## alpha
==> flow/design.v <==
`timescale 1ns / 1ps
module compl_mul(
   input logic clk_i, 
   input logic srst_i,
   input logic signed [17:0]data_a_i_i,   
   input logic signed [17:0]data_a_q_i,   
   input logic signed [17:0]data_b_i_i,   
   input logic signed [17:0]data_b_q_i,   
   output  logic signed  [36:0]data_i_o,    
   output  logic signed [36:0]data_q_o     
   );
   logic signed [35:0] prod_ii, prod_iq, prod_qi, prod_qq;
   assign prod_ii = data_a_i_i * data_b_i_i;
   assign prod_qq = data_a_q_i * data_b_q_i;
   assign prod_iq = data_a_i_i * data_b_q_i;
   assign prod_qi = data_a_q_i * data_b_i_i;
   always_ff@(posedge clk_i) begin
       if(srst_i)begin
           data_i_o<=0;
           data_q_o<=0;
       end
       else begin
           data_i_o<=prod_ii-prod_qq;
           data_q_o<=prod_iq+prod_qi;
       end
   end
endmodule
clock: 8.11 ns
lec_check: 0
abc_area: 0
cap_margin: 40
core_aspect_ratio: 0.98
core_margin: 2
core_utilization: 55
cts_cluster_diameter: 194
gpl_routability_driven: 0
gpl_timing_driven: 0
hold_slack_margin: 0.05
max_routing_layer: met4
min_routing_layer: met1
slew_margin: 0
tns_end_percent: 90
run.sh (not shown) runs the stock make flow with config.mk's settings and CLKGATE_MAP_FILE=.
STATUS run=alpha STAGES=ALL_DONE FINAL_CHECKS=FAILED CAUSE=negative setup slack
### alpha -> beta
- PLACE_DENSITY_LB_ADDON now 0.25, previously not set
- MIN_ROUTING_LAYER no longer set, was met1
- SLEW_MARGIN now 20, was 0
- GPL_ROUTABILITY_DRIVEN no longer set, was 0
- GPL_TIMING_DRIVEN no longer set, was 0
- CTS_CLUSTER_DIAMETER no longer set, was 194
- TNS_END_PERCENT no longer set, was 90
- ABC_AREA no longer set, was 0
- CAP_MARGIN now 20, was 40
- CORE_UTILIZATION now 72, was 55
- CORE_ASPECT_RATIO no longer set, was 0.98
- HOLD_SLACK_MARGIN no longer set, was 0.05
- the clock period (ns, I/O delays scaled along) now 7.97, was 8.11
Results
Going from alpha to beta, pre-CTS worst setup slack grows by 1.57 ns.
Going from alpha to beta, overall die area fell 23%; number of rows in the core area dropped about 12%; initial core utilization picked up an extra 17 points.
Run status, beta: aborted in 5_1_grt, error GRT-0232
The die span in y reported for beta is smaller than that of alpha by about 12%.

---

pepper:
Starts from the design.v that is shown in full above.
export LEC_CHECK = 0
export CAP_MARGIN = 20
export CELL_PAD_IN_SITES_DETAIL_PLACEMENT = 0
export CELL_PAD_IN_SITES_GLOBAL_PLACEMENT = 1
export CORE_ASPECT_RATIO = 0.5
export CORE_MARGIN = 6
export CORE_UTILIZATION = 56
export CTS_CLUSTER_DIAMETER = 194
export CTS_CLUSTER_SIZE = 73
export GPL_TIMING_DRIVEN = 1
export PLACE_DENSITY_LB_ADDON = 0.29
export SLEW_MARGIN = 20
export TNS_END_PERCENT = 25
create_clock -name core_clock -period 13.3 [get_ports {clk_i}]
Here is what was changed in the inputs of indigo compared with pepper.
Settings: swapping 6 for 2 in CORE_MARGIN; clearing TNS_END_PERCENT, which used to be 25; putting SETUP_SLACK_MARGIN at 0.58 where nothing was set; swapping 1 for 0 in CELL_PAD_IN_SITES_GLOBAL_PLACEMENT; clearing CTS_CLUSTER_SIZE, which used to be 73; clearing CORE_ASPECT_RATIO, which used to be 0.5; swapping 56 for 65 in CORE_UTILIZATION; clearing PLACE_DENSITY_LB_ADDON, which used to be 0.29; swapping 1 for 0 in GPL_TIMING_DRIVEN; swapping 13.3 for 9.89 in the clock period (ns, I/O delays scaled along).
- pepper → indigo: wire length of the first global-routing pass rose by 25%; fraction of met3 tracks used by global routing rose by 14 points; number of cell rows rose by 32%.
- pepper → indigo: share of the clock period used by the worst path increased by 3.0 points relative to the old numbers, combined buffer and inverter count along the critical path saw a decrease.
Edits applied to the flow inputs when going from indigo to lagoon:
Settings: a deleted GPL_TIMING_DRIVEN that had been 0; a deleted CTS_CLUSTER_DIAMETER that had been 194; a deleted CELL_PAD_IN_SITES_GLOBAL_PLACEMENT that had been 0; a deleted SETUP_SLACK_MARGIN that had been 0.58; a deleted CELL_PAD_IN_SITES_DETAIL_PLACEMENT that had been 0; a change of CORE_UTILIZATION from 65 to 40; a change of the clock period (ns, I/O delays scaled along) from 9.89 to 16.0.
### Flow results
Every run (indigo and lagoon) finished clean.
In the flow results for indigo and lagoon, the standard-cell row count is larger on lagoon.
Of the two values seen for timing startpoint of the critical path, data_b_q_i[3] was produced by indigo and data_b_q_i[1] by lagoon.
From indigo to lagoon the numbers moved as follows: die size now larger, cell area now smaller.
Comparing the two runs side by side, lagoon comes out ahead of indigo on setup slack after placement.
Compared with indigo, lagoon shows a HPWL after detailed placement that is 61,000 um lower.
Diff lagoon..indigo | max-capacitance violation count | unchanged
Wire: lagoon routes less than indigo
Looking at indigo and lagoon, the sequential share of layout area is a wash.
diff inputs: lagoon => xenon
Settings: setting GPL_TIMING_DRIVEN to 0 for the first time; setting GPL_ROUTABILITY_DRIVEN to 0 for the first time; changing CORE_UTILIZATION from 40 to 47; changing CAP_MARGIN from 20 to 40; setting MAX_ROUTING_LAYER to met4 for the first time; setting SETUP_SLACK_MARGIN to 3.98 for the first time; changing CORE_MARGIN from 2 to 8; setting PLACE_DENSITY_LB_ADDON to 0.13 for the first time; setting CORE_ASPECT_RATIO to 0.63 for the first time; setting CTS_CLUSTER_SIZE to 59 for the first time.
In xenon, slew at the pin with the worst max-slew slack is higher than in lagoon. Looking at slowest library cell on the worst path, the sky130_fd_sc_hd__fa_1 result is from xenon; the sky130_fd_sc_hd__clkdlybuf4s50_1 one comes from lagoon. Summary of the comparison: number of global-route vias before repair is higher in xenon, relative to lagoon. Worst max-slew margin expressed relative to the limit: xenon lower than lagoon. Reported for xenon and lagoon, xor and xnor area share after synthesis turned out identical to the last digit. Looking only at detailed-route via count, and setting everything else aside, the lower value of xenon and lagoon goes to lagoon. Of xenon and lagoon, the run reporting the higher logic depth of the worst path, buffers included was xenon. The run showing the smaller final period demand of the worst path is lagoon. Compared to lagoon, xenon has layout buffering overhead excluding clock cells 3.5 points higher. Final worst-path cycle share up 4.0 points in xenon wrt lagoon.
Relative to xenon, the following input files were edited for maple:
Settings: a deleted MAX_ROUTING_LAYER that had been met4; a change of CAP_MARGIN from 40 to 20; a change of CORE_UTILIZATION from 47 to 48; a change of CTS_CLUSTER_SIZE from 59 to 48; an added TNS_END_PERCENT of 20; a deleted PLACE_DENSITY_LB_ADDON that had been 0.13; an added CTS_CLUSTER_DIAMETER of 52; an added CELL_PAD_IN_SITES_GLOBAL_PLACEMENT of 1; a change of CORE_ASPECT_RATIO from 0.63 to 1.27; a deleted GPL_TIMING_DRIVEN that had been 0; an added ABC_AREA of 0; a change of CORE_MARGIN from 8 to 2; a deleted GPL_ROUTABILITY_DRIVEN that had been 0; a deleted SETUP_SLACK_MARGIN that had been 3.98.
Placed wire-length estimate after detailed placement: maple vs xenon down 46%. The run showing the greater buffer count excluding the clock tree in the final layout is xenon. Relative to xenon, the final cell area reported for maple is lower. Summary of maple over xenon: routed length per instance now sits lower, pin count of the biggest net entering global routing has increased. maple vs. xenon: maximum frequency picked up an extra 5.4 MHz, iteration tally of the first detailed-router pass lost 4, multi-input combinational cell area neither gained nor lost much.
Setup changes, maple to violet
Settings: CTS_CLUSTER_SIZE removed (was 48); CORE_ASPECT_RATIO removed (was 1.27); ABC_AREA removed (was 0); CORE_UTILIZATION changed from 48 to 66; TNS_END_PERCENT removed (was 20); CELL_PAD_IN_SITES_GLOBAL_PLACEMENT removed (was 1); CTS_CLUSTER_DIAMETER removed (was 52); the clock period (ns, I/O delays scaled along) changed from 16.0 to 8.0.
==> results <==
violet finished all stages; layout check result: FAIL, due to setup timing.
NOTE met3 layer wire length in the routed design maple->violet increased by more than 100%
Final core area utilization on violet is up relative to maple.
violet against maple: number of buffers and inverters on the critical path went down 1; hold slack shows a reduction of 1.62 ns; met2 demand-to-capacity share in global routing higher.
